[flow/design.v]
module C2(d00, d01, d10, d11, a1, b1, a0, b0, out);
	input d00, d01, d10, d11, a1, b1, a0, b0;
	output out;
	wire s1, s0;
	assign s1 = a1 || b1;
	assign s0 = a0 && b0;
	assign out = {s1, s0} == 2'b00 ? d00:
	     	{s1, s0} == 2'b01 ? d01:
	     	{s1, s0} == 2'b10 ? d10: d11;
endmodule
module Not(x, nx);
input x;
output nx;
C2 myc2(1'b1, 1'b1, 1'b1, 1'b0, x, x, x, x, nx);
endmodule
module Xor(a, b, c, out);
input a, b, c;
output out;
wire nc;
Not mynot(c, nc);
C2 myc2(c, nc, nc, c, a, b, a, b, out);
endmodule
module Co(a, b, c, out);
input a, b, c;
output out;
C2 myc2(1'b0, c, c, 1'b1, a, b, a, b, out);
endmodule
module FA(a, b, ci, co, res);
input a, b, ci;
output co, res;
Xor myxor(a, b, ci, res);
Co myco(a, b, ci, co);
endmodule
module And1bit(a, b, res);
input a, b;
output res;
C2 myc2(1'b0, 1'b0, 1'b0, 1'b1, a, b, a, b, res);
endmodule
module And5bit(a, b, res);
input [4:0] a, b;
output [4:0] res;
C2 myc21(1'b0, 1'b0, 1'b0, 1'b1, a[4], b[4], a[4], b[4], res[4]);
C2 myc22(1'b0, 1'b0, 1'b0, 1'b1, a[3], b[3], a[3], b[3], res[3]);
C2 myc23(1'b0, 1'b0, 1'b0, 1'b1, a[2], b[2], a[2], b[2], res[2]);
C2 myc24(1'b0, 1'b0, 1'b0, 1'b1, a[1], b[1], a[1], b[1], res[1]);
C2 myc25(1'b0, 1'b0, 1'b0, 1'b1, a[0], b[0], a[0], b[0], res[0]);
endmodule
module Or1bit(a0, a1, a2, a3, a4, a5, out);
input a0, a1, a2, a3, a4, a5;
output out;
wire w1, w2, w3, w4;
C2 myc21(1'b0, 1'b1, 1'b1, 1'b1, a0, a1, a0, a1, w1);
C2 myc22(1'b0, 1'b1, 1'b1, 1'b1, a2, a3, a2, a3, w2);
C2 myc23(1'b0, 1'b1, 1'b1, 1'b1, a4, a5, a4, a5, w3);
C2 myc24(1'b0, 1'b1, 1'b1, 1'b1, w1, w2, w1, w2, w4);
C2 myc25(1'b0, 1'b1, 1'b1, 1'b1, w4, w3, w4, w3, out);
endmodule
module Adder11(a, b, out);
	input [9:0] a, b;
	output [10:0] out;
	wire [10:0] c;
	FA FA1(a[0], b[0], 1'b0, c[0], out[0]);
	FA FA2(a[1], b[1], c[0], c[1], out[1]);
	FA FA3(a[2], b[2], c[1], c[2], out[2]);
	FA FA4(a[3], b[3], c[2], c[3], out[3]);
	FA FA5(a[4], b[4], c[3], c[4], out[4]);
	FA FA6(a[5], b[5], c[4], c[5], out[5]);
	FA FA7(a[6], b[6], c[5], c[6], out[6]);
	FA FA8(a[7], b[7], c[6], c[7], out[7]);
	FA FA9(a[8], b[8], c[7], c[8], out[8]);
	FA FA10(a[9], b[9], c[8], c[9], out[9]);
	FA FA11(a[9], b[9], c[9], c[10], out[10]);
endmodule	 
module Adder12(a, b, out);
	input [10:0] a, b;
	output [11:0] out;
	wire [11:0] c;
	FA FA1(a[0], b[0], 1'b0, c[0], out[0]);
	FA FA2(a[1], b[1], c[0], c[1], out[1]);
	FA FA3(a[2], b[2], c[1], c[2], out[2]);
	FA FA4(a[3], b[3], c[2], c[3], out[3]);
	FA FA5(a[4], b[4], c[3], c[4], out[4]);
	FA FA6(a[5], b[5], c[4], c[5], out[5]);
	FA FA7(a[6], b[6], c[5], c[6], out[6]);
	FA FA8(a[7], b[7], c[6], c[7], out[7]);
	FA FA9(a[8], b[8], c[7], c[8], out[8]);
	FA FA10(a[9], b[9], c[8], c[9], out[9]);
	FA FA11(a[10], b[10], c[9], c[10], out[10]); 
	FA FA12(a[10], b[10], c[10], c[11], out[11]);
endmodule	 
module Abs #(parameter N = 5) (a, signbit, out);
    input[N-1:0] a;
    input signbit;
    output[N-1:0] out;
    wire [10:0] tmpout;
    wire[N-1:0] not_a;
    wire co;
    genvar i;
    generate
        for (i = 0; i < N; i = i + 1) begin
            Xor xor_ins(a[i], signbit, 1'b0, not_a[i]);
        end
    endgenerate
   Adder11 adder1 ({{(10-N){1'b0}}, not_a}, {{9{1'b0}}, signbit}, tmpout);
   assign out = tmpout[N-1:0];
endmodule
module Cell(input xn, am, Sin, Cin, output Cout, Sout);
  wire t;
  And1bit myand1(xn, am, t);
  wire xortmp;
  Xor myxor(t, Sin, Cin, Sout);
  Xor myxor3(Sin, Cin, 1'b0, t1);
  And1bit myand2(t, t1, t2);
  And1bit myand3(Cin, Sin, t3);
  Or1bit myor1(t2, t3, 1'b0, 1'b0, 1'b0, 1'b0, Cout);
endmodule
module Multiplier(a_2, x_2, out);
  parameter m = 5;
  parameter n = 5;
  output [m+n-1:0] out;
  wire [m+n-1:0] product;
  input [m-1:0] a_2;
  input [n-1:0] x_2;
  wire [m-1:0] a;
  wire [n-1:0] x;
  Abs #(m) a1(a_2, a_2[m - 1], a);
  Abs #(m) a2(x_2, x_2[m - 1], x);
  wire c_partial[m*n:0] ;
  wire s_partial[m*n:0] ;
  genvar i;
  generate
    for(i=0; i<m; i=i+1)
    begin
      Cell mycell(x[0], a[i], 1'b0, 1'b0, c_partial[i], s_partial[i]);
    end
  endgenerate
  genvar j, k;
  generate
    for(k=0; k<n-1; k=k+1)
    begin
      for(j=0; j<m-1; j=j+1)
      begin
  	 Cell mycell2(x[k + 1], a[j], s_partial[m*(k + 1) + j - m + 1], c_partial[m*(k+1)+j-m], c_partial[m*(k+1)+j], s_partial[m*(k+1)+j]);
      end
    end
  endgenerate
  genvar z;
  generate
    for(z=0; z<n-1; z=z+1)
    begin
      Cell c_middle_last_col(x[z+1], a[+(m-1)], 1'b0, c_partial[m*(z+1)+(m-1)-m], c_partial[m*(z+1)+(m-1)], s_partial[m*(z+1)+(m-1)]);
    end
  endgenerate
  wire c_last_partial[m-1:0] ;
  wire s_last_partial[m-2:0] ;
  assign c_last_partial[0] = 1'b0;
  genvar l;
  generate
    for(l=0; l<m-1; l=l+1)
    begin
      FA c_last(c_partial[(n-1)*m+l], s_partial[(n-1)*m+l+1], c_last_partial[l], c_last_partial[l+1], s_last_partial[l]);
    end
  endgenerate
  generate
    for(i=0; i<n; i=i+1)
    begin
      assign product[i] = s_partial[m*i];
    end
  endgenerate
  generate
    for(i=n; i<n+m-1; i=i+1)
    begin
      assign product[i] = s_last_partial[i-n];
    end
  endgenerate
  assign product[m+n-1] = c_last_partial[m-2];
  wire signbit_res;
  Xor xor1(a_2[m-1], x_2[n-1], 1'b0, signbit_res);
  Abs #(m+n) newAbs(product, signbit_res, out);
endmodule
module Mux2to1(a, b, sel, c);
	input [4:0] a, b;
	input sel;
	output [4:0] c;
	C2 myc2(a[0], a[0], b[0], b[0], sel, sel, sel, sel, c[0]); 
	C2 myc21(a[1], a[1], b[1], b[1], sel, sel, sel, sel, c[1]);
	C2 myc22(a[2], a[2], b[2], b[2], sel, sel, sel, sel, c[2]);
	C2 myc23(a[3], a[3], b[3], b[3], sel, sel, sel, sel, c[3]);
	C2 myc24(a[4], a[4], b[4], b[4], sel, sel, sel, sel, c[4]);
endmodule    
module iszer(A, out);
input [4:0] A;
output out;
Or1bit myOr1(A[4], A[3], A[2], A[1], A[0], 1'b0, out);
endmodule
module reg5bit(a, en, clk, rst, out);
input clk, rst, en;
input [4:0] a;
output [4:0] out;
wire b4, b3, b2, b1, b0;
S2 reg4(out[4], a[4], 1'b0, 1'b0, 1'b0, 1'b0, en, en, rst, clk, b4);
S2 reg3(out[3], a[3], 1'b0, 1'b0, 1'b0, 1'b0, en, en, rst, clk, b3);
S2 reg2(out[2], a[2], 1'b0, 1'b0, 1'b0, 1'b0, en, en, rst, clk, b2);
S2 reg1(out[1], a[1], 1'b0, 1'b0, 1'b0, 1'b0, en, en, rst, clk, b1);
S2 reg0(out[0], a[0], 1'b0, 1'b0, 1'b0, 1'b0, en, en, rst, clk, b0);
assign out = {b4, b3, b2, b1, b0};
endmodule
module reg10bit(A, clk, rst, out);
input clk, rst;
input [9:0] A;
output [9:0] out;
wire b9, b8, b7, b6, b5, b4, b3, b2, b1, b0;
S2 reg9(A[9], 1'b0, 1'b0, 1'b0, 1'b0, 1'b0, 1'b0, 1'b0, rst, clk, b9);
S2 reg8(A[8], 1'b0, 1'b0, 1'b0, 1'b0, 1'b0, 1'b0, 1'b0,  rst, clk, b8);
S2 reg7(A[7], 1'b0, 1'b0, 1'b0, 1'b0, 1'b0, 1'b0, 1'b0,  rst, clk, b7);
S2 reg6(A[6], 1'b0, 1'b0, 1'b0, 1'b0, 1'b0, 1'b0, 1'b0,  rst, clk, b6);
S2 reg5(A[5], 1'b0, 1'b0, 1'b0, 1'b0, 1'b0, 1'b0, 1'b0, rst, clk, b5);
S2 reg4(A[4], 1'b0, 1'b0, 1'b0, 1'b0, 1'b0, 1'b0, 1'b0,  rst, clk, b4);
S2 reg3(A[3], 01'b0, 1'b0, 1'b0, 1'b0, 1'b0, 1'b0, 1'b0,  rst, clk, b3);
S2 reg2(A[2], 1'b0, 1'b0, 1'b0, 1'b0, 1'b0, 1'b0, 1'b0,  rst, clk, b2);
S2 reg1(A[1], 01'b0, 1'b0, 1'b0, 1'b0, 1'b0, 1'b0, 1'b0,  rst, clk, b1);
S2 reg0(A[0], 01'b0, 1'b0, 1'b0, 1'b0, 1'b0, 1'b0, 1'b0,  rst, clk, b0);
assign out = {b9, b8, b7, b6, b5, b4, b3, b2, b1, b0};
endmodule
module S2(d00, d01, d10, d11, a1, b1, a0, b0, clr, clk, out);
input d00, d01, d10, d11, a1, b1, a0, b0, clr, clk;
output reg out;
wire s1, s0, d;
assign s1 = a1 || b1;
assign s0 = a0 && b0;
assign d = {s1, s0} == 2'b00 ? d00 :
	   {s1, s0} == 2'b01 ? d01 :
	   {s1, s0} == 2'b10 ? d10 : d11;
always@(posedge clk) begin
	if (clr) out <= 1'b0;
	else out <= d;
end
endmodule
module Actfun(A, out);
input [11:0] A;
output [4:0] out;
wire lb;
wire[11:0] B;
assign lb = A[11];
C2 c0(A[11], 1'b0, 1'b0, 1'b0, lb, lb, lb, lb, B[11]);
C2 c1(A[10], 1'b0, 1'b0, 1'b0, lb, lb, lb, lb, B[10]);
C2 c2(A[9], 1'b0, 1'b0, 1'b0, lb, lb, lb, lb, B[9]);
C2 c3(A[8], 1'b0, 1'b0, 1'b0, lb, lb, lb, lb, B[8]);
C2 c4(A[7], 1'b0, 1'b0, 1'b0, lb, lb, lb, lb, B[7]);
C2 c5(A[6], 1'b0, 1'b0, 1'b0, lb, lb, lb, lb, B[6]);
C2 c6(A[5], 1'b0, 1'b0, 1'b0, lb, lb, lb, lb, B[5]);
C2 c7(A[4], 1'b0, 1'b0, 1'b0, lb, lb, lb, lb, B[4]);
C2 c8(A[3], 1'b0, 1'b0, 1'b0, lb, lb, lb, lb, B[3]);
C2 c9(A[2], 1'b0, 1'b0, 1'b0, lb, lb, lb, lb, B[2]);
C2 c10(A[1], 1'b0, 1'b0, 1'b0, lb, lb, lb, lb, B[1]);
C2 c11(A[0], 1'b0, 1'b0, 1'b0, lb, lb, lb, lb, B[0]);
assign out = {B[11], B[6:3]};
endmodule
module PU(x1, w1, x2, w2, x3, w3, x4, w4, clk, rst, out);
input [4:0] x1, x2, x3, x4, w1, w2, w3, w4;
input clk, rst;
output [4:0] out;
wire [9:0] mres1, mres2, mres3, mres4, mreg1, mreg2, mreg3, mreg4;
wire [10:0] addres1, addres2;
wire [11:0] addres3;
Multiplier mul1(x1, w1, mres1);
Multiplier mul2(x2, w2, mres2);
Multiplier mul3(x3, w3, mres3);
Multiplier mul4(x4, w4, mres4);
reg10bit reg1(mres1, clk, rst, mreg1);
reg10bit reg2(mres2, clk, rst, mreg2);
reg10bit reg3(mres3, clk, rst, mreg3);
reg10bit reg4(mres4, clk, rst, mreg4);
Adder11 add1(mreg1, mreg2, addres1);
Adder11 add2(mreg3, mreg4, addres2);
Adder12 add3(addres1, addres2, addres3);
Actfun myfun(addres3, out);
endmodule
module DataPath(clk, rst, ix1, ix2, ix3, ix4, ieps, wen, wene, sel, zer, out);
input clk, rst, wen, wene, sel;
input [4:0] ix1, ix2, ix3, ix4, ieps;
output zer;
output [4:0] out;
wire [4:0] xp1, xp2, xp3, xp4, w1, w2, w3, w4, x1, x2, x3, x4, eps, initx1, initx2, initx3, initx4;
wire zx1, zx2, zx3, zx4, nsel;
Mux2to1 mux1(ix1, xp1, sel, w1);
Mux2to1 mux2(ix2, xp2, sel, w2);
Mux2to1 mux3(ix3, xp3, sel, w3);
Mux2to1 mux4(ix4, xp4, sel, w4);
Not Not1(sel, nsel);
reg5bit my_x1(w1, wen, clk, rst, x1);
reg5bit my_x2(w2, wen, clk, rst, x2);
reg5bit my_x3(w3, wen, clk, rst, x3);
reg5bit my_x4(w4, wen, clk, rst, x4);
reg5bit my_ix1(ix1, nsel, clk, rst, initx1);
reg5bit my_ix2(ix2, nsel, clk, rst, initx2);
reg5bit my_ix3(ix3, nsel, clk, rst, initx3);
reg5bit my_ix4(ix4, nsel, clk, rst, initx4);
reg5bit my_eps(ieps, wene, clk, rst, eps);
wire [4:0] one2c = 4'b01000;
PU PU1(x1, one2c, x2, eps, x3, eps, x4, eps, clk, rst, xp1);
PU PU2(x1, eps, x2, one2c, x3, eps, x4, eps, clk, rst, xp2);
PU PU3(x1, eps, x2, eps, x3, one2c, x4, eps, clk, rst, xp3);
PU PU4(x1, eps, x2, eps, x3, eps, x4, one2c, clk, rst, xp4);
iszer zerx1(x1, zx1);
iszer zerx2(x2, zx2);
iszer zerx3(x3, zx3);
iszer zerx4(x4, zx4);
wire [4:0] resx1, resx2, resx3, resx4;
And5bit myand1({5{zx1}}, initx1, resx1);
And5bit myand2({5{zx2}}, initx2, resx2);
And5bit myand3({5{zx3}}, initx3, resx3);
And5bit myand4({5{zx4}}, initx4, resx4);
Or1bit myor1(resx1[0], resx2[0], resx3[0], resx4[0], 1'b0, 1'b0, out[0]);
Or1bit myor2(resx1[1], resx2[1], resx3[1], resx4[1], 1'b0, 1'b0, out[1]);
Or1bit myor3(resx1[2], resx2[2], resx3[2], resx4[2], 1'b0, 1'b0, out[2]);
Or1bit myor4(resx1[3], resx2[3], resx3[3], resx4[3], 1'b0, 1'b0, out[3]);
Or1bit myor5(resx1[4], resx2[4], resx3[4], resx4[4], 1'b0, 1'b0, out[4]);
wire rega1, rega2, rega3, rega4, rega5, rega6;
And1bit myand5(zx1, zx2, rega1);
And1bit myand6(zx1, zx3, rega2);
And1bit myand7(zx1, zx4, rega3);
And1bit myand8(zx2, zx3, rega4);
And1bit myand9(zx2, zx4, rega5);
And1bit myand10(zx3, zx4, rega6);
Or1bit mynewor(rega1, rega2, rega3, rega4, rega5, rega6, zer);
endmodule
module controller(clk, rst, start, zer, wen, wenep, sel, done);
	input clk, rst, start, zer;
	output wen, wenep, sel, done;
	wire Q1, Q2, Q3, Q21, Q22, Q23, Q31, Q32, wen2;
	S2 newQ1(1'b0, 1'b1, 1'b0, 1'b0, Q1, zer, Q2, Q3, rst, clk, Q1);
	C2 newQ21(1'b0, 1'b0, 1'b1, 1'b0, Q2, Q2, Q3, Q3, Q21);
	C2 newQ22(1'b0, 1'b0, 1'b0, 1'b1, Q2, Q2, zer, zer, Q22);
	C2 newQ23(1'b0, 1'b1, 1'b0, 1'b0, Q2, start, Q3, Q3, Q23);
	S2 newQ2(Q23, Q23, 1'b1, 1'b1, Q21, Q22, 1'b1, 1'b1, rst, clk, Q2);
	C2 newQ31(1'b0, 1'b0, 1'b1, 1'b0, Q2, Q2, Q3, Q3, Q31);
	C2 newQ32(1'b0, 1'b1, 1'b0, 1'b0, Q1, Q2, start, start, Q32);
	S2 newQ3(1'b0, 1'b0, 1'b1, 1'b1, Q31, Q32, 1'b1, 1'b1, rst, clk, Q3);
	C2 newwen1(1'b0, 1'b1, 1'b0, 1'b0, Q1, Q2, Q3, Q3, wenep);
	C2 newwen2(1'b0, 1'b1, 1'b0, 1'b0, Q1, Q1, Q2, Q3, sel);
	C2 newwen(1'b0, 1'b0, 1'b1, 1'b1, wenep, sel, 1'b1, 1'b1, wen);
	C2 newdone(1'b0, 1'b1, 1'b0, 1'b0, Q2, Q3, Q1, Q1, done);
endmodule
module maxfinder(clk, rst, start, x1, x2, x3, x4, eps, done, result);
input clk, start, rst;
input [4:0] x1, x2, x3, x4, eps;
output done;
output [4:0] result;
wire wen, wenep, sel, zer;
DataPath datapath(clk, rst, x1, x2, x3, x4, eps, wen, wenep, sel, zer, result);
controller con(clk, rst, start, zer, wen, wenep, sel, done);
endmodule
[flow/run.sh]
#!/bin/bash
# the make line also repeats each setting of config.mk as NAME=value (left out here)
make -C /OpenROAD-flow-scripts/flow DESIGN_CONFIG=/design/flow/config.mk WORK_HOME=/design/flow/orfs CLKGATE_MAP_FILE= finish
[flow/config.mk]
export PLATFORM = sky130hd
export DESIGN_NAME = maxfinder
export DESIGN_NICKNAME = maxfinder
export VERILOG_FILES = /design/flow/design.v
export SDC_FILE = /design/flow/constraint.sdc
export NUM_CORES = 4
export LEC_CHECK = 0
export ABC_AREA = 1
export CAP_MARGIN = 20
export CORE_ASPECT_RATIO = 0.5
export CORE_MARGIN = 2
export CORE_UTILIZATION = 72
export CTS_CLUSTER_DIAMETER = 334
export CTS_CLUSTER_SIZE = 96
export PLACE_DENSITY = 0.43
export SETUP_SLACK_MARGIN = 1.63
export SLEW_MARGIN = 40
export TNS_END_PERCENT = 10
[flow/constraint.sdc]
create_clock -name core_clock -period 5.51 [get_ports {clk}]
set_input_delay 1.1020 -clock core_clock [delete_from_list [all_inputs] [get_ports {clk}]]
set_output_delay 1.1020 -clock core_clock [all_outputs]
set_load 0.01 [all_outputs]
==> results of run 1 <==
-- what timing repair did --
item	in CTS	in global routing
setup endpoints to repair	41	44
gates resized	55	83
setup buffers	23	14
pin swaps	35	29
-- layer usage --
metal	track usage, %	vias to the layer above
met4	8.77	4
met1	53.7	4955
met5	0	-
li1	-	4773
met3	9.50	56
met2	56.2	445
-- metrics by stage --
stage | area, sq um | utilization, % | total power, W | setup slack [ns] | instances
6_report | 14700 | 85.5 | 0.00566 | 0.360 | 1860
5_1_grt | 14700 | 85.5 | 0.00605 | 0.144 | 1860
4_1_cts | 14300 | 83.0 | 0.00544 | 0.346 | 1846
3_5_place_dp | 13300 | 77.4 | 0.00407 | 0.160 | 1791
3_3_place_gp | 13300 | 77.4 | 0.00390 | 0.297 | 1791
2_1_floorplan | 12800 | - | 0.00326 | 0.605 | 1545
-- area by class of cell --
type	instances	share of cell area, %
well taps	234	1.99
clock inverters	15	1.14
inverters	379	9.74
multi-input cells	1008	63.0
flip-flops and latches	116	16.0
clock buffers	17	2.89
repair buffers	91	5.19
==> results.json, run 1 <==
{
  "outcome": "finished clean",
  "adder_share_pct": 41.4,
  "required_ns": 5.84,
  "tightest_slew_ns": 0.839,
  "antennaDiodeCount": 0,
  "yosys.cell_types.count": 52,
  "warning_count": 138,
  "yosysMostFrequentCell": "inv_1",
  "slew_violations": 0,
  "grt_pass1_wl_um": 52600,
  "swShare_pct": 46.0,
  "syn_area_sq_um": 12600,
  "cts_sinks": 116,
  "yosys_cells": 1543,
  "path_cells": "inv_4 > ha_4 > ha_4 > a21oi_2 > fa_2 > fa_2 > fa_2 > fa_2 > fa_2 > fa_2 > fa_2 > inv_2 > ha_4 > mux2i_1 > o21ai_2 > ha_1 > a21oi_2 > nor2_2 > o31ai_4 > nand3_1 > a31oi_1",
  "cts_tree": "done",
  "wl_met3_um": 3550,
  "synth-async-reset-ratio_pct": 0,
  "comb_cell_power_w": 0.00345,
  "clockBufferDepth": 2,
  "wl_met1_um": 15000,
  "first_pass_iters": 5,
  "setup_viol": 0,
  "syn_avg_cell_area_sq_um": 8.15,
  "worstSetupEndpoint": "datapath.my_x3.reg2.out$_SDFFE_PP0P_",
  "ant_nets": 0,
  "cp-startpoint": "datapath.PU3.reg2.reg1.out$_SDFF_PP0_",
  "p_int_w": 0.00305,
  "io_pins": 34,
  "finalClockPeriodUsage_pct": 93.5,
  "via_per_inst": 5.50,
  "synth_seq_share_pct": 18.5,
  "common_cells": "365 x inv_1, 234 x ha_1, 201 x nand2_1",
  "core-area_sq_um": 17200,
  "edf_count": 0,
  "vias": 10200,
  "globalRouteTotalUtil_pct": 37.2,
  "start_kind": "flop",
  "hold_end": "datapath.my_ix4.reg4.out$_SDFFE_PP0N_",
  "clk-power_w": 0.00113,
  "seq_cell_power_w": 0.00107,
  "routedWlPerCell_um": 18.4,
  "crit_slowest_cell": "dfxtp_4",
  "simple_gate_share_pct": 14.2,
  "hold_start": "datapath.my_ix4.reg4.out$_SDFFE_PP0N_",
  "hold_violations": 0,
  "logic_family": "adder cells",
  "clk_latency_ns": 0.42,
  "p_sw_w": 0.00260,
  "max_slew_margin_pct": 43.9,
  "synth_top_area_share_pct": 23.3,
  "flop_cell": "dfxtp_1",
  "ys_sh_xor_pct": 4.81,
  "layout.area.comb_sq_um": 9290,
  "rr_worst_depth": 21,
  "first_iter_violations": 959,
  "p_clk_share_pct": 20.0,
  "cts_hold_buf": 0,
  "initial_core_util_pct": 73.0,
  "top_power_group": "combinational cells",
  "drc": 0,
  "yosysTopAreaCell": "ha_1",
  "whs_ns": 0.466,
  "gp_congestion": 0.901,
  "fmax_mhz": 194,
  "clk_transition_reported_paths_ns": 0.06,
  "die_w_um": 191,
  "antenna_found_initial": 3,
  "ys_area_sq_um": 12600,
  "aoi_share_pct": 8.23,
  "hpwlAfterDp_um": 25900,
  "synthCells": 1543,
  "drt_wl_total_um": 34200,
  "power_leakage_nw": 7.80,
  "crit_family": "adder cells",
  "pwr-share-comb_pct": 61.0,
  "finClkSkew_ns": 0.0123,
  "vdd_drop_max_mv": 0.462,
  "cpPeakStageDelay_ns": 0.38,
  "area_leaders": "ha_1 23%, dfxtp_1 18%, fa_1 18%",
  "die_h_um": 97.4,
  "ys_seq_elements": 116,
  "seq_power_share_pct": 18.9,
  "arrival_ns": 5.48,
  "yosys-mux-area-fraction_pct": 0.0796,
  "maxCapViolations": 0,
  "whs_path_depth": 2,
  "path_buffers": 2,
  "endpoint_kind": "flop",
  "critical_path.most_common_cell": "fa_2",
  "p_per_area_nw_per_um2": 384,
  "fillers": 959,
  "grt-ovfl-total": 0,
  "regArea_sq_um": 2360,
  "dr_wl_met2_um": 15000,
  "dieArea_sq_um": 18600,
  "critical_path_cell_count": 21,
  "grt_max_degree": 50,
  "reg2reg_to": "datapath.my_x3.reg2.out$_SDFFE_PP0P_",
  "hp-class": "flop to flop",
  "areaGrowthSynthToFinish_pct": 17.2,
  "rows": 34,
  "portBuffers": 33,
  "numCtsBuffers": 17,
  "cts_root_buffer": "clkbuf_16",
  "crit_fanout": 5,
  "nets": 1989,
  "fin_crit_ns": 5.15,
  "grt_pass1_vias": 10200,
  "htree_num_levels": 4,
  "critical_path_class": "flop to flop",
  "r2r_start": "datapath.PU3.reg2.reg1.out$_SDFF_PP0_",
  "rsz0062_at_grt": "yes",
  "yosysWarningCount": 5,
  "top_layer": "met5",
  "finalSetupTns_ns": 0,
  "ff2ff_setup_slack_ns": 0.36
}
==> run 2: changes to the inputs <==
CELL_PAD_IN_SITES_DETAIL_PLACEMENT = 0   (was unset)
CORE_ASPECT_RATIO = 0.92   (was 0.5)
CORE_MARGIN = 4   (was 2)
CORE_UTILIZATION = 53   (was 72)
CTS_CLUSTER_DIAMETER = unset   (was 334)
CTS_CLUSTER_SIZE = unset   (was 96)
GPL_ROUTABILITY_DRIVEN = 1   (was unset)
GPL_TIMING_DRIVEN = 1   (was unset)
PLACE_DENSITY = unset   (was 0.43)
PLACE_DENSITY_LB_ADDON = 0.28   (was unset)
SETUP_SLACK_MARGIN = -0.25   (was 1.63)
SLEW_MARGIN = 20   (was 40)
TNS_END_PERCENT = unset   (was 10)
clock period = 11.1 ns   (was 5.51 ns; I/O delays follow)
==> run 2 against run 1 <==
Clock skew down 0.0025 ns. Sequential power down 51%. Largest cell class unchanged. Wire length down 18%. First-iteration DRC count down 46%.
==> results.json, run 2 <==
{
  "portBuffers": 33,
  "finalSetupTns_ns": 0,
  "crit_fanout": 5,
  "cts_sinks": 116,
  "core-area_sq_um": 23100,
  "yosys-mux-area-fraction_pct": 0.0796,
  "hpwlAfterDp_um": 23100,
  "path_buffers": 3,
  "hold_violations": 0,
  "yosys_cells": 1543,
  "tightest_slew_ns": 0.834,
  "antenna_found_initial": 0,
  "antennaDiodeCount": 0,
  "setup_viol": 0,
  "cts_root_buffer": "clkbuf_16",
  "syn_avg_cell_area_sq_um": 8.15,
  "clk-power_w": 0.000526,
  "ctsResizeCount": 0,
  "clk_latency_ns": 0.42,
  "logic_family": "adder cells",
  "cts_hold_buf": 0,
  "clockBufferDepth": 2,
  "common_cells": "365 x inv_1, 234 x ha_1, 201 x nand2_1",
  "maxCapViolations": 0,
  "adder_share_pct": 41.4,
  "outcome": "finished clean",
  "ys_seq_elements": 116,
  "synth-async-reset-ratio_pct": 0,
  "nets": 1936,
  "syn_area_sq_um": 12600,
  "critical_path_class": "flop to flop",
  "comb_cell_power_w": 0.00150,
  "area_leaders": "ha_1 23%, dfxtp_1 18%, fa_1 18%",
  "finClkSkew_ns": 0.00981,
  "critical_path_cell_count": 23,
  "worstSetupEndpoint": "datapath.my_x3.reg0.out$_SDFFE_PP0P_",
  "start_kind": "flop",
  "rows": 53,
  "hold_end": "datapath.my_ix3.reg1.out$_SDFFE_PP0N_",
  "clk_transition_reported_paths_ns": 0.06,
  "pwr-share-comb_pct": 58.9,
  "first_pass_iters": 7,
  "gp_congestion": 0.904,
  "regArea_sq_um": 2320,
  "p_per_area_nw_per_um2": 186,
  "simple_gate_share_pct": 14.2,
  "p_sw_w": 0.00117,
  "max_slew_margin_pct": 43.8,
  "whs_path_depth": 2,
  "layout.area.comb_sq_um": 8660,
  "synth_seq_share_pct": 18.5,
  "drc": 0,
  "warning_count": 133,
  "vias": 9312,
  "postCtsSetupRepairBufs": 0,
  "first_iter_violations": 514,
  "aoi_share_pct": 8.23,
  "p_int_w": 0.00137,
  "fin_crit_ns": 6.17,
  "finalClockPeriodUsage_pct": 55.6,
  "required_ns": 11.45,
  "seq_power_share_pct": 20.4,
  "ant_nets": 0,
  "numCtsBuffers": 17,
  "grt_max_degree": 41,
  "rr_worst_depth": 23,
  "initial_core_util_pct": 54.5,
  "ff2ff_setup_slack_ns": 4.93,
  "fillers": 2056,
  "routedWlPerCell_um": 15.0,
  "ys_area_sq_um": 12600,
  "top_power_group": "combinational cells",
  "dieArea_sq_um": 26300,
  "vdd_drop_max_mv": 0.151,
  "hold_start": "datapath.my_ix3.reg1.out$_SDFFE_PP0N_",
  "swShare_pct": 46.0,
  "r2r_start": "datapath.PU3.reg2.reg1.out$_SDFF_PP0_",
  "hp-class": "flop to flop",
  "whs_ns": 0.467,
  "grt-ovfl-total": 0,
  "die_h_um": 156,
  "endpoint_kind": "flop",
  "synthCells": 1543,
  "via_per_inst": 4.97,
  "grt_pass1_vias": 9681,
  "edf_count": 0,
  "die_w_um": 169,
  "cp-startpoint": "datapath.PU3.reg2.reg1.out$_SDFF_PP0_",
  "yosysWarningCount": 5,
  "synth_top_area_share_pct": 23.3,
  "flop_cell": "dfxtp_1",
  "crit_family": "adder cells",
  "yosysTopAreaCell": "ha_1",
  "slew_violations": 0,
  "io_pins": 34,
  "arrival_ns": 6.53,
  "seq_cell_power_w": 0.000519,
  "cpPeakStageDelay_ns": 0.57,
  "p_clk_share_pct": 20.7,
  "drt_wl_total_um": 28100,
  "critical_path.most_common_cell": "fa_1",
  "rsz0062_at_grt": "no",
  "htree_num_levels": 4,
  "cts_tree": "done",
  "power_leakage_nw": 7.59,
  "globalRouteTotalUtil_pct": 22.6,
  "grt_pass1_wl_um": 47100,
  "yosysMostFrequentCell": "inv_1",
  "fmax_mhz": 162,
  "path_cells": "inv_1 > ha_1 > nand2_1 > o21ai_0 > a21oi_1 > fa_1 > fa_1 > fa_1 > fa_1 > fa_1 > fa_1 > fa_1 > inv_1 > ha_1 > mux2i_1 > o21ai_0 > inv_1 > ha_1 > a21oi_1 > nor2_1 > o31ai_1 > nand3_1 > a31oi_1",
  "reg2reg_to": "datapath.my_x3.reg0.out$_SDFFE_PP0P_",
  "areaGrowthSynthToFinish_pct": 8.96,
  "yosys.cell_types.count": 52,
  "ys_sh_xor_pct": 4.81,
  "crit_slowest_cell": "o21ai_0"
}
-- run 2: cell type report --
| cell class | count | share of cell area, % |
|---|---|---|
| Multi-Input combinational cell | 1008 | 63.2 |
| Clock inverter | 14 | 0.941 |
| Sequential cell | 116 | 17.0 |
| Clock buffer | 18 | 3.13 |
| Timing Repair Buffer | 38 | 2.65 |
| Inverter | 379 | 10.4 |
| Tap cell | 302 | 2.76 |
-- run 2: routing by layer --
layer  vias up  routed length [um]  track usage [%]
li1       4671                   -                -
met1      4390               12200             28.1
met2       204               13600             39.4
met3        47                1520             4.51
met4         0                 742             7.53
met5         -                   0                0
-- run 2: through the flow --
step | cells | total power, W | utilization, % | worst slack [ns] | cell area (sq um)
5_1_grt | 1875 | 0.00281 | 59.4 | 4.61 | 13700
3_5_place_dp | 1843 | 0.00202 | 56.9 | 4.90 | 13100
4_1_cts | 1875 | 0.00256 | 59.4 | 4.93 | 13700
6_report | 1875 | 0.00254 | 59.4 | 4.93 | 13700
3_3_place_gp | 1843 | 0.00199 | 56.9 | 5.14 | 13100
2_1_floorplan | 1545 | 0.00160 | - | 5.64 | 12600
==> run 3: changes to the inputs <==
ABC_AREA = unset   (was 1)
CELL_PAD_IN_SITES_DETAIL_PLACEMENT = unset   (was 0)
CORE_ASPECT_RATIO = 0.88   (was 0.92)
CORE_MARGIN = 2   (was 4)
CORE_UTILIZATION = 72   (was 53)
CTS_CLUSTER_DIAMETER = 370   (was unset)
CTS_CLUSTER_SIZE = 46   (was unset)
GPL_ROUTABILITY_DRIVEN = unset   (was 1)
GPL_TIMING_DRIVEN = unset   (was 1)
PLACE_DENSITY = 0.35   (was unset)
PLACE_DENSITY_LB_ADDON = unset   (was 0.28)
SETUP_SLACK_MARGIN = 1.44   (was -0.25)
clock period = 4.88 ns   (was 11.1 ns; I/O delays follow)
==> run 3 against run 2 <==
The run now fails in global routing. Area after synthesis shrank 0.33%. Synthesized cell count shrank 10%. Die area shrank 30%.
==> results.json, run 3 <==
{
  "outcome": "stopped before the end",
  "haltStage": "global routing",
  "error": "[ERROR GRT-0232] Routing congestion too high. Check the congestion heatmap in the GUI.",
  "grt-ovfl-total": 104,
  "syn_area_sq_um": 12500,
  "core-area_sq_um": 17200,
  "syn_avg_cell_area_sq_um": 9.05,
  "yosys-mux-area-fraction_pct": 0.689,
  "ys_area_sq_um": 12500,
  "dieArea_sq_um": 18500,
  "area_leaders": "ha_1 23%, dfxtp_1 19%, fa_1 18%",
  "common_cells": "234 x ha_1, 228 x inv_1, 116 x dfxtp_1",
  "globalRouteTotalUtil_pct": 73.4,
  "synth_top_area_share_pct": 23.4,
  "gp_congestion": 0.935,
  "cts_hold_buf": 0,
  "yosysMostFrequentCell": "ha_1",
  "htree_num_levels": 4,
  "hpwlAfterDp_um": 26300,
  "cts_sinks": 116,
  "synth-async-reset-ratio_pct": 0,
  "portBuffers": 33,
  "initial_core_util_pct": 73.0,
  "numCtsBuffers": 17,
  "aoi_share_pct": 10.4,
  "post-place-ws_ns": -0.847,
  "yosysTopAreaCell": "ha_1",
  "io_pins": 34,
  "ys_sh_xor_pct": 5.24,
  "die_h_um": 128,
  "flop_cell": "dfxtp_1",
  "yosys.cell_types.count": 69,
  "ys_seq_elements": 116,
  "yosys_cells": 1384,
  "synthCells": 1384,
  "adder_share_pct": 41.9,
  "rows": 45,
  "yosysWarningCount": 5,
  "edf_count": 0,
  "simple_gate_share_pct": 14.6,
  "die_w_um": 145,
  "clockBufferDepth": 2,
  "logic_family": "adder cells",
  "cts_root_buffer": "clkbuf_16",
  "synth_seq_share_pct": 18.5
}
-- run 3: stage by stage --
stage | util [%] | cells | power (W) | TNS, ns | instance area [sq um]
2_1_floorplan | - | 1386 | 0.00295 | -4.36 | 13000
3_3_place_gp | 85.2 | 1761 | 0.00401 | -7.46 | 14600
3_5_place_dp | 85.2 | 1761 | 0.00415 | -10.21 | 14600
4_1_cts | 92.7 | 1805 | 0.00568 | -10.70 | 15900
-- run 3: per-layer routing --
| metal | overflow | GRT usage, % |
|---|---|---|
| met5 | 0 | 12.2 |
| met4 | 44 | 77.8 |
| met3 | 0 | 51.9 |
| met2 | 58 | 93.4 |
| met1 | 2 | 73.4 |
-- run 3: repair_timing --
item,4_1_cts
endpoints found under the setup margin,46
resized,117
pin swaps,67
buffers inserted,14
==> run 4: changes to the inputs <==
CORE_ASPECT_RATIO = 1.99   (was 0.88)
CORE_UTILIZATION = 40   (was 72)
CTS_CLUSTER_DIAMETER = unset   (was 370)
CTS_CLUSTER_SIZE = unset   (was 46)
GPL_ROUTABILITY_DRIVEN = 1   (was unset)
MAX_ROUTING_LAYER = met4   (was unset)
MIN_ROUTING_LAYER = met2   (was unset)
PLACE_DENSITY = unset   (was 0.35)
SETUP_SLACK_MARGIN = unset   (was 1.44)
clock period = 9.0 ns   (was 4.88 ns; I/O delays follow)
==> run 4 against run 3 <==
Now clean on timing, DRC and antenna. Area after synthesis stayed put. Die area grew 78%. Synthesized cell count is the same.
==> results.json, run 4 <==
{
  "hpwlAfterDp_um": 26700,
  "cts_tree": "done",
  "warning_count": 133,
  "power_leakage_nw": 6.94,
  "rows": 91,
  "fillers": 3065,
  "ant_nets": 0,
  "hold_violations": 0,
  "yosys-mux-area-fraction_pct": 0.689,
  "slew_violations": 0,
  "ys_area_sq_um": 12500,
  "postLayoutCoreUtil_pct": 44.8,
  "critical_path_cell_count": 25,
  "comb_cell_power_w": 0.00134,
  "top_power_group": "combinational cells",
  "p_per_area_nw_per_um2": 191,
  "crit_fanout": 5,
  "pwr-share-comb_pct": 50.5,
  "yosysWarningCount": 5,
  "portBuffers": 33,
  "initial_core_util_pct": 40.5,
  "die_w_um": 129,
  "p_clk_share_pct": 25.8,
  "syn_avg_cell_area_sq_um": 9.05,
  "hold_start": "datapath.my_ix4.reg4.out$_SDFFE_PP0N_",
  "swShare_pct": 43.1,
  "first_pass_iters": 7,
  "antenna_found_initial": 0,
  "required_ns": 9.34,
  "nets": 1778,
  "reg2reg_to": "datapath.my_x1.reg1.out$_SDFFE_PP0P_",
  "grt_pass1_vias": 13400,
  "vias": 12600,
  "yosys_cells": 1384,
  "finalSetupTns_ns": 0,
  "fin_crit_ns": 6.87,
  "maxCapViolations": 0,
  "ff2ff_setup_slack_ns": 2.13,
  "synth_top_area_share_pct": 23.4,
  "first_iter_violations": 2237,
  "ys_sh_xor_pct": 5.24,
  "r2r_start": "datapath.PU4.reg3.reg1.out$_SDFF_PP0_",
  "crit_slowest_cell": "o31a_1",
  "regArea_sq_um": 2320,
  "synth-async-reset-ratio_pct": 0,
  "cpPeakStageDelay_ns": 0.51,
  "worst_slack_ns": 2.13,
  "postCtsSetupRepairBufs": 0,
  "cts_hold_buf": 0,
  "via_per_inst": 6.85,
  "whs_ns": 0.451,
  "clk_transition_reported_paths_ns": 0.06,
  "numCtsBuffers": 17,
  "flop_cell": "dfxtp_1",
  "cts_root_buffer": "clkbuf_16",
  "seq_cell_power_w": 0.000628,
  "area_leaders": "ha_1 23%, dfxtp_1 19%, fa_1 18%",
  "dieArea_sq_um": 32800,
  "gp_congestion": 0.985,
  "edf_count": 0,
  "start_kind": "flop",
  "path_buffers": 5,
  "worstSetupEndpoint": "datapath.my_x1.reg1.out$_SDFFE_PP0P_",
  "vdd_drop_max_mv": 0.0839,
  "whs_path_depth": 2,
  "arrival_ns": 7.21,
  "cp-startpoint": "datapath.PU4.reg3.reg1.out$_SDFF_PP0_",
  "aoi_share_pct": 10.4,
  "outcome": "finished clean",
  "rsz0062_at_grt": "no",
  "adder_share_pct": 41.9,
  "critical_path.most_common_cell": "fa_1",
  "setup_viol": 0,
  "tightest_slew_ns": 1.08,
  "p_int_w": 0.00151,
  "simple_gate_share_pct": 14.6,
  "finClkSkew_ns": 0.0115,
  "routedWlPerCell_um": 18.9,
  "grt_pass1_wl_um": 53000,
  "layout.area.comb_sq_um": 9160,
  "hold_end": "datapath.my_ix4.reg4.out$_SDFFE_PP0N_",
  "antennaDiodeCount": 0,
  "core-area_sq_um": 31000,
  "p_sw_w": 0.00114,
  "synthCells": 1384,
  "common_cells": "234 x ha_1, 228 x inv_1, 116 x dfxtp_1",
  "critical_path_class": "flop to flop",
  "yosysTopAreaCell": "ha_1",
  "drc": 0,
  "clk-power_w": 0.000686,
  "ys_seq_elements": 116,
  "io_pins": 34,
  "logic_family": "adder cells",
  "drt_wl_total_um": 34700,
  "grt-ovfl-total": 0,
  "clk_latency_ns": 0.44,
  "hp-class": "flop to flop",
  "htree_num_levels": 4,
  "seq_power_share_pct": 23.6,
  "yosysMostFrequentCell": "ha_1",
  "max_slew_margin_pct": 27.3,
  "endpoint_kind": "flop",
  "clockBufferDepth": 2,
  "grt_max_degree": 63,
  "ctsResizeCount": 0,
  "finalClockPeriodUsage_pct": 76.3,
  "rr_worst_depth": 25,
  "yosys.cell_types.count": 69,
  "globalRouteTotalUtil_pct": 34.2,
  "post-place-ws_ns": 2.39,
  "areaGrowthSynthToFinish_pct": 10.6,
  "crit_family": "adder cells",
  "die_h_um": 254,
  "cts_sinks": 116,
  "fmax_mhz": 146,
  "synth_seq_share_pct": 18.5,
  "syn_area_sq_um": 12500
}
[run 4: final cells by class]
type,instances,area share [%]
clock inverters,12,0.938
repair buffers,44,2.96
flip-flops and latches,116,16.7
clock buffers,20,3.22
well taps,418,3.77
inverters,232,6.28
multi-input cells,991,66.1
[run 4: through the flow]
stage	area, sq um	std cells	total power [W]
final	13900	1833	0.00265
after global routing	13900	1833	0.00288
after CTS	13800	1832	0.00261
after detailed placement	13300	1800	0.00193
after global placement	13300	1800	0.00190
after floorplan	12500	1386	0.00154
[run 4: metal layers]
| layer | GRT usage [%] | vias up | routed length, um | share of wire, % |
|---|---|---|---|---|
| met3 | 37.5 | 345 | 11300 | 33 |
| met1 | - | 4656 | 0 | 0 |
| met4 | 8.20 | 0 | 3640 | 10 |
| li1 | - | 4416 | - | - |
| met5 | - | - | 0 | 0 |
| met2 | 44.6 | 3133 | 19700 | 57 |
==> run 5: changes to the inputs <==
ABC_AREA = 1   (was unset)
CORE_ASPECT_RATIO = unset   (was 1.99)
CORE_UTILIZATION = 71   (was 40)
CTS_CLUSTER_DIAMETER = 26   (was unset)
CTS_CLUSTER_SIZE = 59   (was unset)
GPL_ROUTABILITY_DRIVEN = unset   (was 1)
MAX_ROUTING_LAYER = unset   (was met4)
MIN_ROUTING_LAYER = unset   (was met2)
PLACE_DENSITY_LB_ADDON = 0.19   (was unset)
SETUP_SLACK_MARGIN = 1.48   (was unset)
clock period = 5.73 ns   (was 9.0 ns; I/O delays follow)
==> run 5 against run 4 <==
Core utilization grew 45 points. Still clean. Critical endpoint is now datapath.PU3.reg4.reg9.out$_SDFF_PP0_. Flip-flop count did not move. Wire length grew 32%. Power up 130%. Worst setup slack lost 1.8 ns. Die area is 43% lower. Cell count rose by 2.1%. Largest cell class unchanged.
==> results.json, run 5 <==
{
  "ff2ff_setup_slack_ns": 0.29,
  "grt_max_degree": 77,
  "outcome": "finished clean",
  "syn_avg_cell_area_sq_um": 8.15,
  "antenna_found_initial": 1,
  "swShare_pct": 47.7,
  "cpPeakStageDelay_ns": 0.60,
  "p_sw_w": 0.00293,
  "p_clk_share_pct": 18.1,
  "edf_count": 0,
  "syn_area_sq_um": 12600,
  "finClkSkew_ns": 0.0102,
  "grt-ovfl-total": 0,
  "synth-async-reset-ratio_pct": 0,
  "simple_gate_share_pct": 14.2,
  "clk_latency_ns": 0.44,
  "hpwlAfterDp_um": 24400,
  "cts_root_buffer": "clkbuf_16",
  "required_ns": 6.05,
  "ys_seq_elements": 116,
  "cts_hold_buf": 0,
  "top_power_group": "combinational cells",
  "flop_cell": "dfxtp_1",
  "yosysWarningCount": 5,
  "grt_pass1_vias": 11200,
  "seq_power_share_pct": 17.1,
  "seq_cell_power_w": 0.00105,
  "grt_pass1_wl_um": 57900,
  "path_buffers": 2,
  "setup_viol": 0,
  "hold_end": "datapath.my_ix3.reg4.out$_SDFFE_PP0N_",
  "portBuffers": 33,
  "die_h_um": 137,
  "start_kind": "flop",
  "crit_family": "adder cells",
  "hp-class": "flop to flop",
  "die_w_um": 137,
  "adder_share_pct": 41.4,
  "whs_path_depth": 2,
  "whs_ns": 0.465,
  "aoi_share_pct": 8.23,
  "clockBufferDepth": 2,
  "tightest_slew_ns": 1.25,
  "area_leaders": "ha_1 23%, dfxtp_1 18%, fa_1 18%",
  "rr_worst_depth": 19,
  "drc": 0,
  "ant_nets": 0,
  "max_slew_margin_pct": 16.3,
  "initial_core_util_pct": 72.7,
  "yosys.cell_types.count": 52,
  "maxCapViolations": 0,
  "common_cells": "365 x inv_1, 234 x ha_1, 201 x nand2_1",
  "r2r_start": "datapath.my_x4.reg1.out$_SDFFE_PP0P_",
  "drt_wl_total_um": 45800,
  "gp_congestion": 0.922,
  "cts_tree": "done",
  "p_per_area_nw_per_um2": 397,
  "first_pass_iters": 14,
  "fin_crit_ns": 5.44,
  "nets": 2008,
  "logic_family": "adder cells",
  "vias": 11900,
  "dieArea_sq_um": 18800,
  "rows": 48,
  "cp-startpoint": "datapath.my_x4.reg1.out$_SDFFE_PP0P_",
  "yosys-mux-area-fraction_pct": 0.0796,
  "yosysMostFrequentCell": "inv_1",
  "clk-power_w": 0.00111,
  "crit_slowest_cell": "fa_1",
  "synthCells": 1543,
  "finalSetupTns_ns": 0,
  "path_cells": "xor2_2 > ha_2 > ha_4 > ha_4 > inv_2 > nor2_1 > ha_2 > fa_1 > fa_2 > fa_2 > ha_4 > fa_2 > fa_1 > xnor2_2 > xnor2_2 > ha_4 > inv_1 > o21ai_1 > a21oi_1",
  "comb_cell_power_w": 0.00398,
  "hold_violations": 0,
  "worstSetupEndpoint": "datapath.PU3.reg4.reg9.out$_SDFF_PP0_",
  "power_leakage_nw": 7.90,
  "via_per_inst": 6.38,
  "vdd_drop_max_mv": 0.575,
  "hold_start": "datapath.my_ix3.reg4.out$_SDFFE_PP0N_",
  "p_int_w": 0.00321,
  "areaGrowthSynthToFinish_pct": 23.0,
  "ys_sh_xor_pct": 4.81,
  "routedWlPerCell_um": 24.5,
  "htree_num_levels": 4,
  "pwr-share-comb_pct": 64.8,
  "first_iter_violations": 1657,
  "critical_path_cell_count": 19,
  "yosysTopAreaCell": "ha_1",
  "core-area_sq_um": 17300,
  "critical_path_class": "flop to flop",
  "clk_transition_reported_paths_ns": 0.06,
  "io_pins": 34,
  "place_area_sq_um": 13500,
  "synth_top_area_share_pct": 23.3,
  "synth_seq_share_pct": 18.5,
  "ys_area_sq_um": 12600,
  "slew_violations": 0,
  "globalRouteTotalUtil_pct": 41.5,
  "reg2reg_to": "datapath.PU3.reg4.reg9.out$_SDFF_PP0_",
  "critical_path.most_common_cell": "ha_4",
  "rsz0062_at_grt": "yes",
  "yosys_cells": 1543,
  "cts_sinks": 116,
  "arrival_ns": 5.76,
  "fmax_mhz": 184,
  "numCtsBuffers": 17,
  "crit_fanout": 4,
  "endpoint_kind": "flop",
  "warning_count": 136,
  "fin_area_sq_um": 15500,
  "finalClockPeriodUsage_pct": 94.9
}
-- run 5: layer usage --
layer / up-vias / track usage (%) / part of all wire (%)
li1: 4818 / - / -
met4: 0 / 28.2 / 11
met5: - / 0 / 0
met3: 503 / 11.7 / 13
met2: 1106 / 71.0 / 44
met1: 5512 / 44.4 / 31
-- run 5: final cells by class --
| cell class | count | area, sq um |
|---|---|---|
| Timing Repair Buffer | 109 | 907 |
| Sequential cell | 116 | 2370 |
| Timing Repair inverter | 1 | 8.76 |
| Multi-Input combinational cell | 1008 | 9860 |
| Clock buffer | 17 | 425 |
| Fill cell | 667 | 1830 |
| Antenna cell | 1 | 2.50 |
| Tap cell | 225 | 282 |
| Inverter | 379 | 1450 |
| Clock inverter | 15 | 171 |
-- run 5: repair_timing --
| item | 4_1_cts | 5_1_grt |
|---|---|---|
| setup buffers | 46 | 26 |
| setup endpoints to repair | 36 | 33 |
| gates cloned | 1 | 0 |
| resized | 95 | 102 |
| pin swaps | 65 | 59 |
-- run 5: through the flow --
stage	utilization [%]	total power (W)	setup slack, ns	instances
2_1_floorplan	-	0.00323	0.853	1545
3_3_place_gp	78.2	0.00395	0.598	1765
3_5_place_dp	78.2	0.00409	0.466	1765
4_1_cts	86.0	0.00543	0.579	1844
5_1_grt	89.4	0.00643	0.295	1870
6_report	89.4	0.00614	0.293	1871
==> run 6: changes to the inputs <==
ABC_AREA = 0   (was 1)
CELL_PAD_IN_SITES_GLOBAL_PLACEMENT = 1   (was unset)
CORE_ASPECT_RATIO = 1.94   (was unset)
CORE_MARGIN = 8   (was 2)
CORE_UTILIZATION = 40   (was 71)
CTS_CLUSTER_DIAMETER = 400   (was 26)
CTS_CLUSTER_SIZE = 98   (was 59)
GPL_ROUTABILITY_DRIVEN = 0   (was unset)
PLACE_DENSITY = 0.36   (was unset)
PLACE_DENSITY_LB_ADDON = unset   (was 0.19)
SETUP_SLACK_MARGIN = -0.17   (was 1.48)
SLEW_MARGIN = 0   (was 20)
TNS_END_PERCENT = 20   (was unset)
clock period = 9.0 ns   (was 5.73 ns; I/O delays follow)
==> run 6 against run 5 <==
Register-to-register slack better by 2.1 ns. Via count is 25% lower. Sequential share of layout area is 1.5 points higher. Worst setup slack better by 2.1 ns. Count of clock-buffer cells in the layout is 5 higher. Synthesized cell count is 10% lower. Largest cell class unchanged. Critical path depth is 7 higher. Design area is 10% lower. Global-route usage is 22 points lower. Still clean on timing, DRC and antenna. Cell count is 2.3% lower. Critical path type unchanged.
==> results.json, run 6 <==
{
  "outcome": "finished clean",
  "cts_root_buffer": "clkbuf_16",
  "drc": 0,
  "grt-ovfl-total": 0,
  "initial_core_util_pct": 40.5,
  "adder_share_pct": 41.9,
  "area_leaders": "ha_1 23%, dfxtp_1 19%, fa_1 18%",
  "required_ns": 9.33,
  "top_power_group": "combinational cells",
  "portBuffers": 33,
  "synth-async-reset-ratio_pct": 0,
  "antenna_found_initial": 0,
  "cts_hold_buf": 0,
  "start_kind": "flop",
  "hold_violations": 0,
  "routedWlPerCell_um": 19.4,
  "drt_wl_total_um": 35400,
  "path_buffers": 5,
  "cpPeakStageDelay_ns": 0.47,
  "ys_seq_elements": 116,
  "vdd_drop_max_mv": 0.143,
  "warning_count": 135,
  "synth_seq_share_pct": 18.5,
  "p_int_w": 0.00153,
  "globalRouteTotalUtil_pct": 19.6,
  "yosysWarningCount": 5,
  "aoi_share_pct": 10.4,
  "r2r_start": "datapath.PU4.reg3.reg1.out$_SDFF_PP0_",
  "critical_path_cell_count": 26,
  "ys_sh_xor_pct": 5.24,
  "vias": 8966,
  "numCtsBuffers": 17,
  "hold_end": "datapath.my_ix4.reg1.out$_SDFFE_PP0N_",
  "worstSetupEndpoint": "datapath.my_x1.reg1.out$_SDFFE_PP0P_",
  "ant_nets": 0,
  "htree_num_levels": 4,
  "rsz0062_at_grt": "no",
  "crit_fanout": 5,
  "first_pass_iters": 4,
  "critical_path_class": "flop to flop",
  "hpwlAfterDp_um": 30000,
  "clk_latency_ns": 0.44,
  "seq_cell_power_w": 0.000622,
  "clockBufferDepth": 2,
  "finClkSkew_ns": 0.0125,
  "hp-class": "flop to flop",
  "common_cells": "234 x ha_1, 228 x inv_1, 116 x dfxtp_1",
  "crit_slowest_cell": "fa_1",
  "grt_pass1_vias": 9624,
  "ctsResizeCount": 0,
  "hold_start": "datapath.my_ix4.reg1.out$_SDFFE_PP0N_",
  "p_per_area_nw_per_um2": 190,
  "ys_area_sq_um": 12500,
  "cp-startpoint": "datapath.PU4.reg3.reg1.out$_SDFF_PP0_",
  "simple_gate_share_pct": 14.6,
  "maxCapViolations": 0,
  "yosys-mux-area-fraction_pct": 0.689,
  "cts_sinks": 116,
  "endpoint_kind": "flop",
  "arrival_ns": 6.95,
  "io_pins": 34,
  "finalClockPeriodUsage_pct": 73.5,
  "yosysMostFrequentCell": "ha_1",
  "power_leakage_nw": 6.96,
  "postLayoutCoreUtil_pct": 44.8,
  "p_clk_share_pct": 26.1,
  "fmax_mhz": 151,
  "flop_cell": "dfxtp_1",
  "dieArea_sq_um": 37600,
  "die_h_um": 263,
  "syn_area_sq_um": 12500,
  "areaGrowthSynthToFinish_pct": 10.6,
  "yosysTopAreaCell": "ha_1",
  "seq_power_share_pct": 23.7,
  "crit_family": "adder cells",
  "grt_max_degree": 65,
  "max_slew_margin_pct": 34.2,
  "logic_family": "adder cells",
  "clk_transition_reported_paths_ns": 0.06,
  "synthCells": 1384,
  "yosys.cell_types.count": 69,
  "rr_worst_depth": 26,
  "clk-power_w": 0.000687,
  "fin_crit_ns": 6.61,
  "p_sw_w": 0.00110,
  "die_w_um": 143,
  "fillers": 3169,
  "synth_top_area_share_pct": 23.4,
  "core-area_sq_um": 31000,
  "edf_count": 0,
  "first_iter_violations": 260,
  "critical_path.most_common_cell": "fa_1",
  "tightest_slew_ns": 0.979,
  "slew_violations": 0,
  "ff2ff_setup_slack_ns": 2.39,
  "swShare_pct": 41.8,
  "antennaDiodeCount": 0,
  "whs_path_depth": 2,
  "cts_tree": "done",
  "setup_viol": 0,
  "postCtsSetupRepairBufs": 0,
  "finalSetupTns_ns": 0,
  "via_per_inst": 4.90,
  "pwr-share-comb_pct": 50.2,
  "reg2reg_to": "datapath.my_x1.reg1.out$_SDFFE_PP0P_",
  "yosys_cells": 1384,
  "rows": 90,
  "nets": 1778,
  "grt_pass1_wl_um": 54000,
  "comb_cell_power_w": 0.00132,
  "syn_avg_cell_area_sq_um": 9.05
}
-- run 6: through the flow --
| stage | hold WS [ns] | power (W) | setup slack (ns) | instances | cell area [sq um] |
|---|---|---|---|---|---|
| global route | 0.466 | 0.00284 | 1.88 | 1828 | 13900 |
| finish | 0.448 | 0.00263 | 2.39 | 1828 | 13900 |
| CTS | 0.450 | 0.00268 | 2.31 | 1828 | 13900 |
| floorplan | 0.432 | 0.00154 | 3.09 | 1386 | 12500 |
| detailed placement | 0.443 | 0.00198 | 2.32 | 1797 | 13300 |
| global placement | 0.440 | 0.00197 | 2.47 | 1797 | 13300 |
-- run 6: routing by layer --
| metal | vias up | wire length, um | GRT usage, % |
|---|---|---|---|
| met5 | - | 0 | 0 |
| li1 | 4436 | - | - |
| met2 | 102 | 20700 | 39.8 |
| met3 | 48 | 577 | 2.33 |
| met1 | 4380 | 12700 | 18.2 |
| met4 | 0 | 1400 | 9.13 |
-- run 6: layout make-up --
| class | count | area (sq um) | share of cell area [%] |
|---|---|---|---|
| repair buffers | 44 | 410 | 2.96 |
| flip-flops and latches | 116 | 2320 | 16.8 |
| clock inverters | 9 | 103 | 0.740 |
| multi-input cells | 991 | 9150 | 66.0 |
| inverters | 232 | 871 | 6.28 |
| clock buffers | 22 | 484 | 3.49 |
| well taps | 414 | 518 | 3.74 |
==> run 7: changes to the inputs <==
ABC_AREA = unset   (was 0)
CAP_MARGIN = 10   (was 20)
CELL_PAD_IN_SITES_DETAIL_PLACEMENT = 2   (was unset)
CELL_PAD_IN_SITES_GLOBAL_PLACEMENT = unset   (was 1)
CORE_ASPECT_RATIO = unset   (was 1.94)
CORE_MARGIN = 9   (was 8)
CORE_UTILIZATION = 35   (was 40)
CTS_CLUSTER_DIAMETER = 95   (was 400)
CTS_CLUSTER_SIZE = 11   (was 98)
GPL_ROUTABILITY_DRIVEN = unset   (was 0)
GPL_TIMING_DRIVEN = 0   (was unset)
MIN_ROUTING_LAYER = met1   (was unset)
PLACE_DENSITY = unset   (was 0.36)
SETUP_SLACK_MARGIN = unset   (was -0.17)
SLEW_MARGIN = 10   (was 0)
TNS_END_PERCENT = unset   (was 20)
==> run 7 against run 6 <==
Still clean on timing, DRC and antenna. Die area increased by 14%. Wire length increased by 57%. Global-route usage grew 6.1 points. Count of clock-buffer cells in the layout is 4 lower. Design area increased by 1.1%. Combinational power rose by 23%. Sequential share of layout area down 0.18 points. Core utilization shrank 4.6 points. Clock skew up 0.0072 ns. First-iteration DRC count increased to 2.7 times the previous value.
==> results.json, run 7 <==
{
  "outcome": "finished clean",
  "critical_path_class": "flop to flop",
  "vias": 10800,
  "yosys.cell_types.count": 69,
  "arrival_ns": 8.02,
  "ys_seq_elements": 116,
  "path_buffers": 5,
  "fillers": 3834,
  "edf_count": 0,
  "first_pass_iters": 8,
  "crit_family": "adder cells",
  "numCtsBuffers": 17,
  "top_layer": "met5",
  "postCtsSetupRepairBufs": 0,
  "grt_pass1_vias": 13000,
  "portBuffers": 32,
  "dr_wl_met2_um": 28700,
  "dieArea_sq_um": 42900,
  "clk-power_w": 0.000718,
  "hold_end": "datapath.my_ix1.reg2.out$_SDFFE_PP0N_",
  "hold_start": "datapath.my_ix1.reg2.out$_SDFFE_PP0N_",
  "grt-ovfl-total": 0,
  "syn_area_sq_um": 12500,
  "globalRouteTotalUtil_pct": 25.7,
  "max_slew_margin_pct": 19.1,
  "synthCells": 1384,
  "rows": 68,
  "wl_met3_um": 3070,
  "regArea_sq_um": 2320,
  "common_cells": "234 x ha_1, 228 x inv_1, 116 x dfxtp_1",
  "fin_crit_ns": 7.72,
  "reg2reg_to": "datapath.my_x1.reg3.out$_SDFFE_PP0P_",
  "yosys-mux-area-fraction_pct": 0.689,
  "clk_latency_ns": 0.47,
  "crit_fanout": 5,
  "hpwlAfterDp_um": 40300,
  "area_leaders": "ha_1 23%, dfxtp_1 19%, fa_1 18%",
  "nets": 1813,
  "clockBufferDepth": 2,
  "warning_count": 133,
  "whs_ns": 0.491,
  "cp-startpoint": "datapath.PU4.reg3.reg1.out$_SDFF_PP0_",
  "rr_worst_depth": 25,
  "ff2ff_setup_slack_ns": 1.28,
  "hold_violations": 0,
  "cts_hold_buf": 0,
  "initial_core_util_pct": 35.9,
  "routedWlPerCell_um": 29.2,
  "yosys_cells": 1384,
  "via_per_inst": 5.68,
  "rsz0062_at_grt": "no",
  "r2r_start": "datapath.PU4.reg3.reg1.out$_SDFF_PP0_",
  "start_kind": "flop",
  "antennaDiodeCount": 0,
  "layout.area.comb_sq_um": 9160,
  "fmax_mhz": 130,
  "synth_top_area_share_pct": 23.4,
  "htree_num_levels": 4,
  "p_int_w": 0.00154,
  "syn_avg_cell_area_sq_um": 9.05,
  "hp-class": "flop to flop",
  "seq_cell_power_w": 0.000628,
  "flop_cell": "dfxtp_1",
  "grt_pass1_wl_um": 83600,
  "antenna_found_initial": 2,
  "yosysWarningCount": 5,
  "drt_wl_total_um": 55700,
  "aoi_share_pct": 10.4,
  "finClkSkew_ns": 0.0196,
  "ys_area_sq_um": 12500,
  "p_sw_w": 0.00142,
  "critical_path.most_common_cell": "fa_1",
  "required_ns": 9.30,
  "cts_root_buffer": "clkbuf_16",
  "cpPeakStageDelay_ns": 0.59,
  "setup_viol": 0,
  "io_pins": 34,
  "die_h_um": 207,
  "yosysMostFrequentCell": "ha_1",
  "p_per_area_nw_per_um2": 211,
  "grt_max_degree": 17,
  "swShare_pct": 47.9,
  "ctsResizeCount": 0,
  "whs_path_depth": 2,
  "simple_gate_share_pct": 14.6,
  "adder_share_pct": 41.9,
  "synth-async-reset-ratio_pct": 0,
  "ant_nets": 0,
  "gp_congestion": 0.827,
  "p_clk_share_pct": 24.2,
  "die_w_um": 207,
  "postLayoutCoreUtil_pct": 40.2,
  "cts_tree": "done",
  "critical_path_cell_count": 25,
  "areaGrowthSynthToFinish_pct": 11.8,
  "wl_met1_um": 19000,
  "comb_cell_power_w": 0.00162,
  "synth_seq_share_pct": 18.5,
  "top_power_group": "combinational cells",
  "endpoint_kind": "flop",
  "tightest_slew_ns": 1.20,
  "first_iter_violations": 693,
  "finalClockPeriodUsage_pct": 85.8,
  "power_leakage_nw": 6.97,
  "pwr-share-comb_pct": 54.6,
  "seq_power_share_pct": 21.2,
  "cts_sinks": 116,
  "maxCapViolations": 0,
  "clk_transition_reported_paths_ns": 0.07,
  "finalSetupTns_ns": 0,
  "vdd_drop_max_mv": 0.136,
  "logic_family": "adder cells",
  "core-area_sq_um": 34900,
  "drc": 0,
  "slew_violations": 0,
  "ys_sh_xor_pct": 5.24,
  "yosysTopAreaCell": "ha_1",
  "crit_slowest_cell": "o32ai_1",
  "worstSetupEndpoint": "datapath.my_x1.reg3.out$_SDFFE_PP0P_"
}
## run 7: layout make-up
cell class                      count  share of cell area (%)
Clock inverter                     14                    1.04
Buffer                             47                    1.40
Tap cell                          455                    4.06
Clock buffer                       18                    3.06
Timing Repair Buffer               32                    2.29
Inverter                          232                    6.22
Multi-Input combinational cell    991                    65.3
Sequential cell                   116                    16.6
## run 7: per-layer routing
layer  vias up  global-route usage [%]
met3       298                    5.81
li1       4522                       -
met5         -                       0
met4         4                    21.5
met2       509                    46.2
met1      5483                    24.7
## run 7: stage by stage
| stage | setup WS (ns) | total power [W] | area [sq um] | instances |
|---|---|---|---|---|
| floorplan | 3.09 | 0.00154 | 12500 | 1386 |
| global placement | 2.33 | 0.00189 | 13400 | 1873 |
| detailed placement | 1.76 | 0.00214 | 13400 | 1873 |
| CTS | 1.45 | 0.00292 | 14000 | 1905 |
| global route | 0.964 | 0.00311 | 14000 | 1905 |
| finish | 1.28 | 0.00296 | 14000 | 1905 |
Power and IR drop assume default switching activity.
